==> try-tundra: inputs <==
==> flow/design.v <==
`timescale 1ns / 1ps
`default_nettype none
module counterModN #(
    parameter X = 5,   
    parameter N = 20   
) (
    input wire clk,       
    input wire ce,        
    input wire en,        
    input wire reset,     
    output reg [X-1:0] count  
);
    always @(posedge clk) begin
        if (reset) begin
            count <= 0;
        end else if (ce && en) begin
            if (count == N - 1) begin
                count <= 0;
            end else begin
                count <= count + 1;
            end
        end
    end
endmodule
`timescale 1ns / 1ps
`default_nettype none
module clockDivider #(
    parameter N = 500_000   
)(
    input wire clk,        
    input wire en,         
    input wire rst,        
    output reg clk_out,    
    output wire tick       
);
    wire [31:0] count;     
    counterModN #(.X(32), .N(N)) counterMod (
        .clk(clk),
        .ce(1'b1),
        .reset(rst),
        .en(en),
        .count(count)
    );
    assign tick = (count == N - 1) && !clk_out;
    always @(posedge clk) begin
        if (rst) begin
            clk_out <= 1'b0;
        end else if (count == N - 1) begin
            clk_out <= ~clk_out;
        end
    end
endmodule
`timescale 1ns / 1ps
`default_nettype none
module debouncer(
    input wire clk,        
    input wire ce,         
    input wire rst,        
    input wire in,         
    output wire out         
);
    reg q1, q2, q3;
    always @(posedge clk) begin
        if (rst) begin
            q1 <= 1'b0;
            q2 <= 1'b0;
            q3 <= 1'b0;
        end else if (ce) begin
            q1 <= in;
            q2 <= q1;
            q3 <= q2;
        end 
    end
    assign out = (rst == 1'b1) ? 1'b0 : (q1 & q2 & q3);
endmodule
`timescale 1ns / 1ps
`default_nettype none
module synchronizer(
    input wire clk,       
    input wire ce,        
    input wire rst,       
    input wire in,        
    output wire out       
);
    reg q1, q2;
    always @(posedge clk) begin
        if (rst) begin
            q1 <= 1'b0;
            q2 <= 1'b0;
        end else if (ce) begin
            q1 <= in;
            q2 <= q1;
        end
    end
    assign out = (rst) ? 1'b0 : q2;
endmodule
`timescale 1ns / 1ps
`default_nettype none
module shift_left_register(
    input wire        clk,     
    input wire        ce,      
    input wire        rst,     
    input wire        load,    
    input wire        en,      
    input wire [7:0]  Num,     
    output reg [15:0] Out      
);
    integer i;
    always @(posedge clk) begin
        if (rst) begin
            Out <= 16'b0;
        end else if (ce) begin
            if (load) begin
                Out <= {8'b0, Num};
            end else if (en) begin
                for (i = 15; i > 0; i = i - 1) begin
                    Out[i] <= Out[i - 1];
                end
                Out[0] <= 1'b0;
            end
        end
    end
endmodule
`timescale 1ns / 1ps
`default_nettype none
module shift_right_register(
    input wire clk,          
    input wire ce,           
    input wire rst,          
    input wire load,         
    input wire en,           
    input wire [7:0] Num,    
    output reg [7:0] Out     
);
    integer i;
    always @(posedge clk) begin
        if (rst) begin
            Out <= 8'b0;
        end else if (ce) begin
            if (load) begin
                Out <= Num;   
            end else if (en) begin
                for (i = 7; i > 0; i = i - 1) begin
                    Out[i - 1] <= Out[i];
                end
                Out[7] <= 1'b0;   
            end
        end
    end
endmodule
`timescale 1ns / 1ps
`default_nettype none
module CU(
    input wire b0,        
    input wire z,         
    input wire load,      
    output wire Psel,     
    output wire EP,       
    output wire EA,       
    output wire EB,       
    output wire LA,       
    output wire LB,       
    output wire RstP      
);
    assign Psel = b0;
    assign EP = (b0 & ~load);
    assign EA = (~z | load);
    assign EB = (~z | load);
    assign LA = load;
    assign LB = load;
    assign RstP = load;
endmodule
`timescale 1ns / 1ps
`default_nettype none
module BCD #(
    parameter W = 18   
)(
    input wire [W-1:0] bin,            
    output reg [W+(W-4)/3:0] bcd       
);
    integer i, j;
    always @(bin) begin
        for (i = 0; i <= W + (W-4)/3; i = i + 1) begin
            bcd[i] = 1'b0;
        end
        bcd[W-1:0] = bin;
        for (i = 0; i <= W - 4; i = i + 1) begin
            for (j = 0; j <= i / 3; j = j + 1) begin
                if (bcd[W - i + 4*j -: 4] > 4) begin                   
                    bcd[W - i + 4*j -: 4] = bcd[W - i + 4*j -: 4] + 4'd3;
                end
            end
        end
    end
endmodule
`timescale 1ns / 1ps
`default_nettype none
module seven_seg_decoder(
    input wire en,           
    input wire [3:0] num,    
    output reg [6:0] seg     
);
    always @ (num or en) begin
        if (en) begin
            case(num)
                4'd0: seg = 7'b1000000;   
                4'd1: seg = 7'b1111001;   
                4'd2: seg = 7'b0100100;   
                4'd3: seg = 7'b0110000;   
                4'd4: seg = 7'b0011001;   
                4'd5: seg = 7'b0010010;   
                4'd6: seg = 7'b0000010;   
                4'd7: seg = 7'b1111000;   
                4'd8: seg = 7'b0000000;   
                4'd9: seg = 7'b0010000;   
                default: seg = 7'b1111111;  
            endcase
        end else begin
            seg = 7'b1111111;   
        end
    end
endmodule
`timescale 1ns / 1ps
`default_nettype none
module seven_segment_scroller #(
    parameter DIV = 250000            
)(
    input wire clk,                   
    input wire reset,                 
    input wire button_left,           
    input wire button_right,          
    input wire [19:0] product,        
    input wire sign,                  
    output reg [6:0] seg,             
    output reg [3:0] an               
);
    wire slow_tick;                            
    wire slow_level;
    wire [1:0] switch_position;                
    wire debounced_button_left, debounced_button_right;
    wire final_button_left, final_button_right;
    wire [6:0] segment_internal[4:0];          
    reg [2:0] digit_selection;        
    clockDivider #(DIV) clk_divider (
        .clk(clk),
        .en(1'b1),
        .rst(reset),
        .clk_out(slow_level),
        .tick(slow_tick)
    );
    counterModN #(.X(2), .N(4)) position_counter (
        .clk(clk),
        .ce(slow_tick),
        .reset(reset),
        .en(1'b1),
        .count(switch_position)
    );
    debouncer btn_debouncer_left (
        .clk(clk),
        .ce(slow_tick),
        .rst(reset),
        .in(button_left),
        .out(debounced_button_left)
    );
    synchronizer btn_synchronizer_left (
        .clk(clk),
        .ce(slow_tick),
        .rst(reset),
        .in(debounced_button_left),
        .out(final_button_left)
    );
    debouncer btn_debouncer_right (
        .clk(clk),
        .ce(slow_tick),
        .rst(reset),
        .in(button_right),
        .out(debounced_button_right)
    );
    synchronizer btn_synchronizer_right (
        .clk(clk),
        .ce(slow_tick),
        .rst(reset),
        .in(debounced_button_right),
        .out(final_button_right)
    );
    reg button_right_old, button_left_old;
    reg button_right_raise, button_left_raise;  
    always @(posedge clk) begin
        if (reset) begin
            digit_selection <= 3'b000;
            button_right_old <= 0;
            button_left_old <= 0;
            button_right_raise <= 0;
            button_left_raise <= 0;
        end else if (slow_tick) begin
            button_right_raise <= (button_right_old != final_button_right && final_button_right == 1'b1);
            button_left_raise <= (button_left_old != final_button_left && final_button_left == 1'b1);
            button_right_old <= final_button_right;
            button_left_old <= final_button_left;
            if (button_right_raise) begin
                if (digit_selection > 0) begin
                    digit_selection <= digit_selection - 1;
                end
                button_right_raise <= 0;
            end
            if (button_left_raise) begin
                if (digit_selection < 2) begin
                    digit_selection <= digit_selection + 1;
                end
                button_left_raise <= 0;
            end
        end
    end
    seven_seg_decoder decoder_digit_0 (.en(1'b1), .num(product[3:0]), .seg(segment_internal[0]));
    seven_seg_decoder decoder_digit_1 (.en(1'b1), .num(product[7:4]), .seg(segment_internal[1]));
    seven_seg_decoder decoder_digit_2 (.en(1'b1), .num(product[11:8]), .seg(segment_internal[2]));
    seven_seg_decoder decoder_digit_3 (.en(1'b1), .num(product[15:12]), .seg(segment_internal[3]));
    seven_seg_decoder decoder_digit_4 (.en(1'b1), .num(product[19:16]), .seg(segment_internal[4]));
    always @(*) begin
        case (switch_position)
            2'b00: begin
                an = 4'b1110;
                seg = segment_internal[digit_selection];
            end
            2'b01: begin
                an = 4'b1101;
                seg = segment_internal[digit_selection + 1];
            end
            2'b10: begin
                an = 4'b1011;
                seg = segment_internal[digit_selection + 2];
            end
            2'b11: begin
                an = 4'b0111;
                if (sign == 1)
                    seg = 7'b0111111; 
                else
                    seg = 7'b1111111;
            end
            default: begin
                an = 4'b1111;
                seg = 7'b0000000;
            end
        endcase
    end
endmodule
`timescale 1ns / 1ps
`default_nettype none
module main #(
    parameter MAIN_DIV = 8,      
    parameter SCAN_DIV = 4       
)(
    input wire clk,
    input wire rst,    
    input wire btnC,   
    input wire btnL,   
    input wire btnR,   
    input wire [7:0] num1,   
    input wire [7:0] num2,   
    output wire [6:0] seg,            
    output wire [3:0] an,              
    output wire multiplicationFinished    
);
    wire dividedClock;   
    wire dividedTick;    
    clockDivider #(MAIN_DIV) clockDiv(
        .clk(clk),
        .rst(rst),
        .en(1'b1),
        .clk_out(dividedClock),
        .tick(dividedTick)
    );
    wire [7:0] num1Complement, num2Complement;
    wire [7:0] multiplier, multiplicand;
    wire [7:0] multiplicandShifted;
    wire [15:0] multiplierShifted;
    reg  [15:0] productReg;
    reg signReg;
    wire tempSign;
    wire [19:0] bcdOutput;
    wire [15:0] tempOutput;
    assign num1Complement = ~num1 + 1'b1;
    assign num2Complement = ~num2 + 1'b1;
    assign multiplier = (num1[7] == 1) ? num1Complement : num1;
    assign multiplicand = (num2[7] == 1) ? num2Complement : num2;
    wire enableDebounce, enableSync;
    debouncer debounceInst(
        .clk(clk),
        .ce(dividedTick),
        .rst(rst),
        .in(btnC),
        .out(enableDebounce)
    );
    synchronizer syncInst(
        .clk(clk),
        .ce(dividedTick),
        .rst(rst),
        .in(enableDebounce),
        .out(enableSync)
    );
    wire Psel, EP, EA, EB, LA, LB, RstP;
    shift_right_register shiftRightReg(
        .clk(clk),
        .ce(dividedTick),
        .rst(rst),
        .load(LB),
        .en(EB),
        .Num(multiplicand),
        .Out(multiplicandShifted)
    );
    shift_left_register shiftLeftReg(
        .clk(clk),
        .ce(dividedTick),
        .rst(rst),
        .load(LA),
        .en(EA),
        .Num(multiplier),
        .Out(multiplierShifted)
    );
    CU controlUnit(
        .b0(multiplicandShifted[0]),
        .z(multiplicationFinished),  
        .load(enableSync),
        .Psel(Psel),
        .EP(EP),
        .EA(EA),
        .EB(EB),
        .LA(LA),
        .LB(LB),
        .RstP(RstP)
    );
    assign multiplicationFinished = ~(multiplicandShifted[0] | multiplicandShifted[1] | multiplicandShifted[2] | multiplicandShifted[3] | multiplicandShifted[4] | multiplicandShifted[5] | multiplicandShifted[6] | multiplicandShifted[7]);
    always @(posedge clk) begin
        if (rst) begin
            productReg <= 16'b0;
            signReg <= 1'b0;
        end else if (!dividedTick) begin
            productReg <= productReg;
        end else if (RstP == 1) begin
            productReg <= 16'b0;
            signReg <= (num1[7] ^ num2[7]) && num1 != 0 && num2 != 0;
        end else if (EP == 1) begin
            productReg <= (Psel == 1) ? productReg + multiplierShifted : productReg;
        end else begin
            productReg <= productReg;
        end
    end
    assign tempOutput = productReg;
    assign tempSign = signReg;
    BCD #(16) bcdConverter(
        .bin(tempOutput),
        .bcd(bcdOutput)
    );
    seven_segment_scroller #(SCAN_DIV) sevenSegScroller(
        .clk(clk),
        .reset(rst | RstP),
        .button_left(btnL),
        .button_right(btnR),
        .product(bcdOutput),
        .sign(tempSign),
        .seg(seg),
        .an(an)
    );
endmodule
==> flow/run.sh <==
#!/bin/bash
# the make line also repeats each setting of config.mk as NAME=value (left out here)
make -C /OpenROAD-flow-scripts/flow DESIGN_CONFIG=/design/flow/config.mk WORK_HOME=/design/flow/orfs CLKGATE_MAP_FILE= finish
==> flow/config.mk <==
export PLATFORM = sky130hd
export DESIGN_NAME = main
export DESIGN_NICKNAME = main
export VERILOG_FILES = /design/flow/design.v
export SDC_FILE = /design/flow/constraint.sdc
export NUM_CORES = 4
export LEC_CHECK = 0
export CAP_MARGIN = 0
export CORE_MARGIN = 2
export CORE_UTILIZATION = 72
export CTS_CLUSTER_DIAMETER = 371
export CTS_CLUSTER_SIZE = 31
export PLACE_DENSITY_LB_ADDON = 0.02
export SETUP_SLACK_MARGIN = 2.28
export SLEW_MARGIN = 20
==> flow/constraint.sdc <==
create_clock -name core_clock -period 7.92 [get_ports {clk}]
set_input_delay 1.5840 -clock core_clock [delete_from_list [all_inputs] [get_ports {clk}]]
set_output_delay 1.5840 -clock core_clock [all_outputs]
set_load 0.01 [all_outputs]
==> inputs of try-fjord, as changes to try-tundra <==
ABC_AREA = 1   (was unset)
CAP_MARGIN = 20   (was 0)
CORE_UTILIZATION = 58   (was 72)
CTS_CLUSTER_DIAMETER = unset   (was 371)
CTS_CLUSTER_SIZE = 72   (was 31)
PLACE_DENSITY_LB_ADDON = unset   (was 0.02)
SETUP_SLACK_MARGIN = 1.79   (was 2.28)
==> flow/constraint.sdc (replaced) <==
create_clock -name core_clock -period 8.97 [get_ports {clk}]
set_input_delay 1.7940 -clock core_clock [delete_from_list [all_inputs] [get_ports {clk}]]
set_output_delay 1.7940 -clock core_clock [all_outputs]
set_load 0.01 [all_outputs]
==> flow report <==
=============================================================
Run status                                       finished with violations
Failing Checks                                   setup timing
Post-layout worst setup margin                       -1.38 ns
Placement Setup Slack                               -0.757 ns
Number of instances in the synthesized netlist           2103
Logic family by area                             simple AND/OR/NAND/NOR gates
Final setup vio count                                       7
=============================================================
Source of the figures above: try-fjord

==> flow report <==
====================================================
Placement Setup Slack                       -4.67 ns
Last stage reached                      clock tree synthesis
Most common flop cell mapped by yosys        dfxtp_1
Run status                              stopped before the end
Core area                               0.0208 sq mm
MUX share of area                              2.88%
Tool error                              [ERROR DPL-0038] Utilization greater than 100%, impossible to legalize
====================================================
Source of the figures above: try-tundra

